build 44:
==> flow/design.v (excerpt) <==
module vedic_multiplier_32x32_pipelined(
    input clk,
    input [31:0] a, b,
    output reg [63:0] result_32x32
);
    wire [31:0] q0, q1, q2, q3;
    reg [31:0] q0_reg, q1_reg, q2_reg, q3_reg;
    reg [31:0] w1_reg;
    reg [47:0] w2, w3, w4_reg, w5_reg, w6_reg;
    reg [15:0] lo_d1, lo_d2, lo_d3;
    vedic_multiplier_16x16 v16_0(.a(a[15:0]), .b(b[15:0]), .result_16x16(q0));
    vedic_multiplier_16x16 v16_1(.a(a[15:0]), .b(b[31:16]), .result_16x16(q1));
    vedic_multiplier_16x16 v16_2(.a(a[31:16]), .b(b[15:0]), .result_16x16(q2));
    vedic_multiplier_16x16 v16_3(.a(a[31:16]), .b(b[31:16]), .result_16x16(q3));
    always @(posedge clk) begin
        q0_reg <= q0;
        q1_reg <= q1;
        q2_reg <= q2;
        q3_reg <= q3;
    end
    always @(posedge clk) begin
        w1_reg <= {16'b0, q0_reg[31:16]} + q1_reg;
    end
    always @(posedge clk) begin
        w2 <= {16'b0, q2_reg};
        w3 <= {q3_reg, 16'b0};
        w4_reg <= w2 + w3;
    end
    always @(posedge clk) begin
        w5_reg <= {16'b0, w1_reg};
        w6_reg <= w4_reg + w5_reg;
    end
    always @(posedge clk) begin
        lo_d1 <= q0_reg[15:0];
        lo_d2 <= lo_d1;
        lo_d3 <= lo_d2;
    end
	 always @(posedge clk) begin
  ...
For scale: roughly 460 flip-flops, ~130 I/O pins, ~62000 µm² of cells after synthesis.
make LEC_CHECK=0 CAP_MARGIN=40 CORE_MARGIN=2 CORE_UTILIZATION=72 CTS_CLUSTER_SIZE=42 HOLD_SLACK_MARGIN=0.27 PLACE_DENSITY_LB_ADDON=0.01 SETUP_SLACK_MARGIN=1.01 SLEW_MARGIN=20 finish   # period 9.32 ns
run.sh (not shown) runs the stock make flow with config.mk's settings and CLKGATE_MAP_FILE=.
Build 44 finished every stage; the final checks, however, were not passed, the failures being setup timing.
Edits applied to the flow inputs when going from build 44 to build 14:
Settings: changing CORE_UTILIZATION from 72 to 25; removing PLACE_DENSITY_LB_ADDON (formerly 0.01); removing HOLD_SLACK_MARGIN (formerly 0.27); removing CTS_CLUSTER_SIZE (formerly 42); removing SETUP_SLACK_MARGIN (formerly 1.01); changing CAP_MARGIN from 40 to 20; changing the clock period (ns, I/O delays scaled along) from 9.32 to 14.8.
Notes after the runs:
Re total via count in the routed design: build 14 is 11191 down on build 44. Diff build 44 and build 14: number of buffers inserted by post-CTS setup repair higher in build 44. From build 44 to build 14 the numbers moved as follows: required time of the critical path rose 5460 ps. Build 14 went all the way through the flow, and no timing, DRC or antenna check failed. Build 44 has a higher final routed wire length divided by cell count than build 14. When build 14 is set beside build 44, its layout-stage area growth over the synthesis result turns out to be 13 points smaller. Compared to build 44, the router laid down less metal wire for build 14.
Changes in build 50 relative to build 14:
Settings: GPL_ROUTABILITY_DRIVEN: unset -> 0; CAP_MARGIN: 20 -> 30; CORE_UTILIZATION: 25 -> 40; the clock period (ns, I/O delays scaled along): 14.8 -> 8.47.
==> comparison <==
Build 50 completed end to end; final checks failed (setup timing).
Sequential share of layout area: build 50 vs build 14 down 1.6 points
[compare] base=build 14 new=build 50: worst setup margin lower; first-pass GRT wire length rose about 5%; number of placed I/O pins closely matched the old numbers; critical path depth picked up an extra about 2.3%.
The following lists how build 86 was set up differently from build 50:
Settings: HOLD_SLACK_MARGIN newly set to 0.03; CORE_UTILIZATION changed from 40 to 30; GPL_TIMING_DRIVEN newly set to 0; ABC_AREA newly set to 0; CAP_MARGIN changed from 30 to 10; the clock period (ns, I/O delays scaled along) changed from 8.47 to 8.14.
Results
No crash in build 86: every stage finished, but the layout fails its final checks due to setup timing. Build 50 has a lower placeable core area than build 86. On slack of the worst reg-to-reg path, the higher figure sits with build 50, not build 86. On relative area of clock buffers and inverters in the final design, build 86 and build 50 are basically level. For the flip-flop and latch share of the layout cell area, build 86 came in 0.78 points higher than build 50 did.

Starting RTL as in the previous note.
clock: 9.32 ns
lec_check: 0
cap_margin: 40
core_margin: 2
core_utilization: 72
cts_cluster_size: 42
hold_slack_margin: 0.27
place_density_lb_addon: 0.01
setup_slack_margin: 2.65
slew_margin: 20
The first run reached the layout checks and failed them: setup timing.
Edit:
Settings changed: CAP_MARGIN 40 to 20, CORE_UTILIZATION 72 to 66, CTS_CLUSTER_SIZE 42 to default, HOLD_SLACK_MARGIN 0.27 to default, MAX_ROUTING_LAYER from default to met4, PLACE_DENSITY_LB_ADDON 0.01 to default, SETUP_SLACK_MARGIN 2.65 to default.
Clock period 9.32 ns to 9.63 ns, I/O delays scaled along.
The changed run completed, yet does not pass: setup timing.
Via count went down by 11%.
Register-to-register slack improved by 0.30 ns.
Critical path depth went up by 5.
Edit:
Settings changed: CORE_UTILIZATION 66 to 72, CTS_CLUSTER_SIZE from default to 42, MAX_ROUTING_LAYER met4 to default, PLACE_DENSITY_LB_ADDON from default to 0.01, SETUP_SLACK_MARGIN from default to 1.01.
Clock period 9.63 ns to 9.32 ns, I/O delays scaled along.
The new run completed and failed the layout checks on setup timing.
Cell area went up by 2.0%.
Sequential cell count stays the same.
Die size went down by 8.2%.
Routed wire length went up by 30%.
Cell count went down by 0.60%.
Synthesized area stays the same.
Worst setup slack got worse by 0.85 ns.
Core utilization went up by 9.3 points.
Clock-buffer cell count went up by 1.

Starting RTL as in the previous note.
clock: 8.47 ns
lec_check: 0
cap_margin: 30
cell_pad_in_sites_global_placement: 1
core_aspect_ratio: 1.04
core_margin: 2
core_utilization: 31
gpl_routability_driven: 0
gpl_timing_driven: 1
setup_slack_margin: 1.08
slew_margin: 0
tns_end_percent: 65
The baseline ran to the end with violations: negative setup slack.
Then changed:
==> flow/config.mk (replaced) <==
export PLATFORM = sky130hd
export DESIGN_NAME = vedic_multiplier_32x32_pipelined
export DESIGN_NICKNAME = vedic_multiplier_32x32_pipelined
export VERILOG_FILES = /design/flow/design.v
export SDC_FILE = /design/flow/constraint.sdc
export NUM_CORES = 4
export LEC_CHECK = 0
export CAP_MARGIN = 15
export CORE_MARGIN = 2
export CORE_UTILIZATION = 71
export MAX_ROUTING_LAYER = met4
export SLEW_MARGIN = 20
==> flow/constraint.sdc (replaced) <==
create_clock -name core_clock -period 9.63 [get_ports {clk}]
set_input_delay 1.9260 -clock core_clock [delete_from_list [all_inputs] [get_ports {clk}]]
set_output_delay 1.9260 -clock core_clock [all_outputs]
set_load 0.01 [all_outputs]
After rerunning:
- The new run completed, yet does not pass: negative setup slack
- setup slack improves by 560 ps
- wire length came out higher by 5.7%
- design area came out lower by 5.3%
Then changed:
--- a/flow/config.mk
+++ b/flow/config.mk
@@ -6,7 +6,7 @@
 export NUM_CORES = 4
 export LEC_CHECK = 0
-export CAP_MARGIN = 15
+export CAP_MARGIN = 20
 export CORE_MARGIN = 2
-export CORE_UTILIZATION = 71
-export MAX_ROUTING_LAYER = met4
+export CORE_UTILIZATION = 57
+export SETUP_SLACK_MARGIN = 1.63
 export SLEW_MARGIN = 20
==> flow/constraint.sdc (replaced) <==
create_clock -name core_clock -period 7.95 [get_ports {clk}]
set_input_delay 1.5900 -clock core_clock [delete_from_list [all_inputs] [get_ports {clk}]]
set_output_delay 1.5900 -clock core_clock [all_outputs]
set_load 0.01 [all_outputs]
The changed run ran to the end with violations: negative setup slack.
Non-clock buffer count is higher by 193.
Worst hold slack got worse by 4.5 ps.
Then changed:
--- a/flow/config.mk
+++ b/flow/config.mk
@@ -8,5 +8,6 @@
 export CAP_MARGIN = 20
 export CORE_MARGIN = 2
-export CORE_UTILIZATION = 57
-export SETUP_SLACK_MARGIN = 1.63
+export CORE_UTILIZATION = 72
+export CTS_CLUSTER_SIZE = 95
+export SETUP_SLACK_MARGIN = 0.53
 export SLEW_MARGIN = 20
==> flow/constraint.sdc (replaced) <==
create_clock -name core_clock -period 8.69 [get_ports {clk}]
set_input_delay 1.7380 -clock core_clock [delete_from_list [all_inputs] [get_ports {clk}]]
set_output_delay 1.7380 -clock core_clock [all_outputs]
set_load 0.01 [all_outputs]
Outcome: The changed run finished with negative setup slack left. Synthesized cell count stays the same. Final area decreases by 1.0%. Wire length increases by 41%. Area after synthesis does not change. Die area decreases by 21%. Worst setup slack degrades by 1800 ps. Critical path depth decreases by 7. Via count increases by 18%.
